==> run G <==
==> flow/design.v (excerpt) <==
module izhikevich_neuron #(parameter DT = 16'h0100)  
(
    input wire clk,
    input wire rst,
    input wire [15:0] I,           
    output reg spike               
);
clock: 12.0 ns
lec_check: 0
abc_area: 0
cap_margin: 25
cell_pad_in_sites_global_placement: 2
core_margin: 10
core_utilization: 30
cts_cluster_size: 22
gpl_routability_driven: 0
hold_slack_margin: 0.25
max_routing_layer: met4
min_routing_layer: met2
place_density_lb_addon: 0.27
setup_slack_margin: -1.07
slew_margin: 10
run.sh (not shown) runs the stock make flow with config.mk's settings and CLKGATE_MAP_FILE=.
==> inputs of run Y, as changes to run G <==
Settings changed: ABC_AREA 0 to default, CAP_MARGIN 25 to 20, CELL_PAD_IN_SITES_GLOBAL_PLACEMENT 2 to default, CORE_MARGIN 10 to 2, CORE_UTILIZATION 30 to 66, CTS_CLUSTER_SIZE 22 to default, GPL_ROUTABILITY_DRIVEN 0 to default, HOLD_SLACK_MARGIN 0.25 to -0.08, MAX_ROUTING_LAYER met4 to default, MIN_ROUTING_LAYER met2 to default, PLACE_DENSITY_LB_ADDON 0.27 to default, SETUP_SLACK_MARGIN -1.07 to default, SLEW_MARGIN 10 to 20.
==> flow/constraint.sdc (replaced) <==
create_clock -name core_clock -period 8.19 [get_ports {clk}]
set_input_delay 1.6380 -clock core_clock [delete_from_list [all_inputs] [get_ports {clk}]]
set_output_delay 1.6380 -clock core_clock [all_outputs]
set_load 0.01 [all_outputs]
==> inputs of run K, as changes to run G <==
Settings changed: CAP_MARGIN 25 to 20, CELL_PAD_IN_SITES_GLOBAL_PLACEMENT 2 to default, CORE_ASPECT_RATIO from default to 1.98, CORE_MARGIN 10 to 2, CORE_UTILIZATION 30 to 40, CTS_CLUSTER_DIAMETER from default to 291, CTS_CLUSTER_SIZE 22 to 26, GPL_ROUTABILITY_DRIVEN 0 to default, HOLD_SLACK_MARGIN 0.25 to default, MAX_ROUTING_LAYER met4 to default, MIN_ROUTING_LAYER met2 to default, PLACE_DENSITY_LB_ADDON 0.27 to 0.04, SETUP_SLACK_MARGIN -1.07 to default, SLEW_MARGIN 10 to 15, TNS_END_PERCENT from default to 40.
==> changes_impl.md <==
## Flow update

- Status: timing/DRC/antenna clean
- Max FO, Critical Path: 7
- Top Usage Layer GRT: met2
- Comb. cell area: 0.0122 mm2
- Slew Limit Headroom: 0.378
- Global Route met3 Usage: 0.0105
- Worst reg2reg path depth: 45
- Clk ins delay skew pair: 0.31 ns
- R2R Path Start: v[1]$_DFF_PP0_
- Die footprint: 0.0382 mm2
Source of the figures above: run K

==> changes_impl.md <==
## Flow update

- MI comb cells: 1110
- Finish-stage setup viols: 14
- R2R Path Start: v[9]$_DFF_PP1_
- Status: failed layout checks
- Max FO, Critical Path: 6
- Worst reg2reg path depth: 45
- Comb. cell area: 0.0131 mm2
- Clk ins delay skew pair: 0.31 ns
- Layout check faults: setup timing
- Top Usage Layer GRT: met2
- Die footprint: 0.0234 mm2
- Setup WS post-layout: -3.52 ns
- Slew Limit Headroom: 0.347
Source of the figures above: run Y

==> changes_impl.md <==
## Flow update

- Worst reg2reg path depth: 41
- Die footprint: 0.0580 mm2
- Clk ins delay skew pair: 0.30 ns
- Layout check faults: setup timing
- Slew Limit Headroom: 0.489
- Setup WS post-layout: -0.247 ns
- Finish-stage setup viols: 1
- R2R Path Start: v[10]$_DFF_PP1_
- Comb. cell area: 0.0120 mm2
- Status: failed layout checks
- Top Usage Layer GRT: met3
Source of the figures above: run G


==> inputs of run a <==
izhikevich_neuron again, from the RTL that the note above started with.
clock: 12.0 ns
lec_check: 0
abc_area: 0
cap_margin: 20
cell_pad_in_sites_global_placement: 3
core_margin: 2
core_utilization: 40
cts_cluster_diameter: 331
cts_cluster_size: 100
place_density_lb_addon: 0.3
slew_margin: 20
tns_end_percent: 10
==> run b: changes against run a <==
==> flow/config.mk (replaced) <==
export PLATFORM = sky130hd
export DESIGN_NAME = izhikevich_neuron
export DESIGN_NICKNAME = izhikevich_neuron
export VERILOG_FILES = /design/flow/design.v
export SDC_FILE = /design/flow/constraint.sdc
export NUM_CORES = 4
export LEC_CHECK = 0
export CAP_MARGIN = 20
export CORE_MARGIN = 2
export CORE_UTILIZATION = 72
export SETUP_SLACK_MARGIN = -0.52
export SLEW_MARGIN = 20
==> flow/constraint.sdc (replaced) <==
create_clock -name core_clock -period 11.4 [get_ports {clk}]
set_input_delay 2.2800 -clock core_clock [delete_from_list [all_inputs] [get_ports {clk}]]
set_output_delay 2.2800 -clock core_clock [all_outputs]
set_load 0.01 [all_outputs]
==> reports/metrics.yaml <==
cp_num_buf_inv: 10
num_vias: 10200
whs_endpoint: "u[4]$_DFFE_PP0P_"
status: "timing/DRC/antenna clean"
final_net_count: 2227
clkCellAreaFrac_pct: 1.06
die-width_microns: 195
That was run a.
==> reports/metrics.yaml <==
status: "failed layout checks"
layout.failed_checks: "setup timing"
final_net_count: 2271
setup_slack_ns: -0.109
report.final.setup_viol: 1
num_vias: 11000
That was run b.

==> job 4389 <==
==> flow/design.v <==
module izhikevich_neuron #(parameter DT = 16'h0100)  
(
    input wire clk,
    input wire rst,
    input wire [15:0] I,           
    output reg spike               
);
    reg signed [15:0] v, u;
    wire signed [15:0] a = 16'h0051;    
    wire signed [15:0] b = 16'h0200;    
    wire signed [15:0] c = -16'sd16640;  
    wire signed [15:0] d = 16'h0800;    
    wire signed [15:0] v_sq;
    wire signed [15:0] term1, term2, term3, dv_raw, du_raw;
    wire signed [15:0] bv;
    localparam signed [15:0] V_THRESH = 16'd7680;  
    cordic_mult sq_v (.x(v), .y(v), .out(v_sq));
    cordic_mult mul_004 (.x(16'h0148), .y(v_sq), .out(term1));
    cordic_mult mul_5v (.x(16'h0500), .y(v), .out(term2));
    assign term3 = 16'd35840;  
    assign dv_raw = term1 + term2 + term3 - u + I;
    cordic_mult mul_bv (.x(b), .y(v), .out(bv));
    assign du_raw = (bv - u);
    wire signed [15:0] du;
    cordic_mult mul_a (.x(a), .y(du_raw), .out(du));
    wire signed [31:0] dv_dt = dv_raw * $signed(DT);
    wire signed [31:0] du_dt = du * $signed(DT);
    always @(posedge clk or posedge rst) begin
        if (rst) begin
            v <= c;
            u <= 0;
            spike <= 0;
        end else begin
            if (v >= V_THRESH) begin
                v <= c;
                u <= u + d;
                spike <= 1;
            end else begin
                v <= v + dv_dt[23:8];  
                u <= u + du_dt[23:8];
                spike <= 0;
            end
        end
    end
endmodule
module cordic_mult(
    input signed [15:0] x,
    input signed [15:0] y,
    output signed [15:0] out
);
    wire signed [31:0] temp;
    assign temp = x * y;
    assign out = temp[23:8];  
endmodule
==> flow/run.sh <==
#!/bin/bash
# the make line also repeats each setting of config.mk as NAME=value (left out here)
make -C /OpenROAD-flow-scripts/flow DESIGN_CONFIG=/design/flow/config.mk WORK_HOME=/design/flow/orfs CLKGATE_MAP_FILE= finish
==> flow/config.mk <==
export PLATFORM = sky130hd
export DESIGN_NAME = izhikevich_neuron
export DESIGN_NICKNAME = izhikevich_neuron
export VERILOG_FILES = /design/flow/design.v
export SDC_FILE = /design/flow/constraint.sdc
export NUM_CORES = 4
export LEC_CHECK = 0
export CAP_MARGIN = 5
export CORE_MARGIN = 2
export CORE_UTILIZATION = 72
export CTS_CLUSTER_DIAMETER = 193
export CTS_CLUSTER_SIZE = 98
export HOLD_SLACK_MARGIN = -0.07
export PLACE_DENSITY = 0.6
export SLEW_MARGIN = 20
==> flow/constraint.sdc <==
create_clock -name core_clock -period 10.2 [get_ports {clk}]
set_input_delay 2.0400 -clock core_clock [delete_from_list [all_inputs] [get_ports {clk}]]
set_output_delay 2.0400 -clock core_clock [all_outputs]
set_load 0.01 [all_outputs]
==> job 8492: changes against job 4389 <==
==> flow/config.mk (replaced) <==
export PLATFORM = sky130hd
export DESIGN_NAME = izhikevich_neuron
export DESIGN_NICKNAME = izhikevich_neuron
export VERILOG_FILES = /design/flow/design.v
export SDC_FILE = /design/flow/constraint.sdc
export NUM_CORES = 4
export LEC_CHECK = 0
export ABC_AREA = 1
export CAP_MARGIN = 20
export CORE_MARGIN = 2
export CORE_UTILIZATION = 72
export CTS_CLUSTER_DIAMETER = 168
export PLACE_DENSITY_LB_ADDON = 0.08
export SLEW_MARGIN = 20
==> flow/constraint.sdc (replaced) <==
create_clock -name core_clock -period 11.9 [get_ports {clk}]
set_input_delay 2.3800 -clock core_clock [delete_from_list [all_inputs] [get_ports {clk}]]
set_output_delay 2.3800 -clock core_clock [all_outputs]
set_load 0.01 [all_outputs]
==> comparison <==
Job 8492 completed with no timing, DRC or antenna violations. Job 4389 completed and failed the layout checks on negative setup slack. Between job 4389 and job 8492, the lower utilization is in job 8492 (gap 16 points). Between job 4389 and job 8492, the lower wire length is in job 8492 (gap about 40%, measured against job 8492). Flip-flop count is the same in job 8492 and job 4389. Fmax: job 8492 is larger than job 4389 (about 8%). Against job 8492, the register-to-register slack of job 4389 is worse by 2.6 ns. Between job 8492 and job 4389, the lower final cell count is in job 4389 (gap about 6.4%, measured against job 4389).
==> figures <==
| quantity | job 8492 | job 4389 |
|---|---|---|
| Flip-flop and latch share of the layout cell area | 5.264% | 4.570% |
| Fraction of cell area in non-clock buffers | 1.966% | 12.72% |
| Final design utilization | 75.96% | 91.65% |
| Number of inverters outside the clock class in the layout | 621 | 469 |
| Data required, critical path | 12.08 ns | 10.44 ns |
| Largest type area fraction | 32.16% | 34.45% |
| Worst clock skew | 0.005981 ns | 0.008867 ns |
| Number of resized instances in the post-cts repair step | 0 | 88 |
| First-pass GRT wire length | 63,020 µm | 68,570 µm |
| Via total after detailed routing | 12,740 | 13,834 |
| Result of the run | finished clean | failed layout checks |
| Reasons for failing layout checks | - | negative setup slack |
| Count of plain and timing-repair buffers | 37 | 287 |
| Grt met2 use | 60.79% | 72.23% |
| XORs/XNORs by Area | 4.618% | 7.092% |
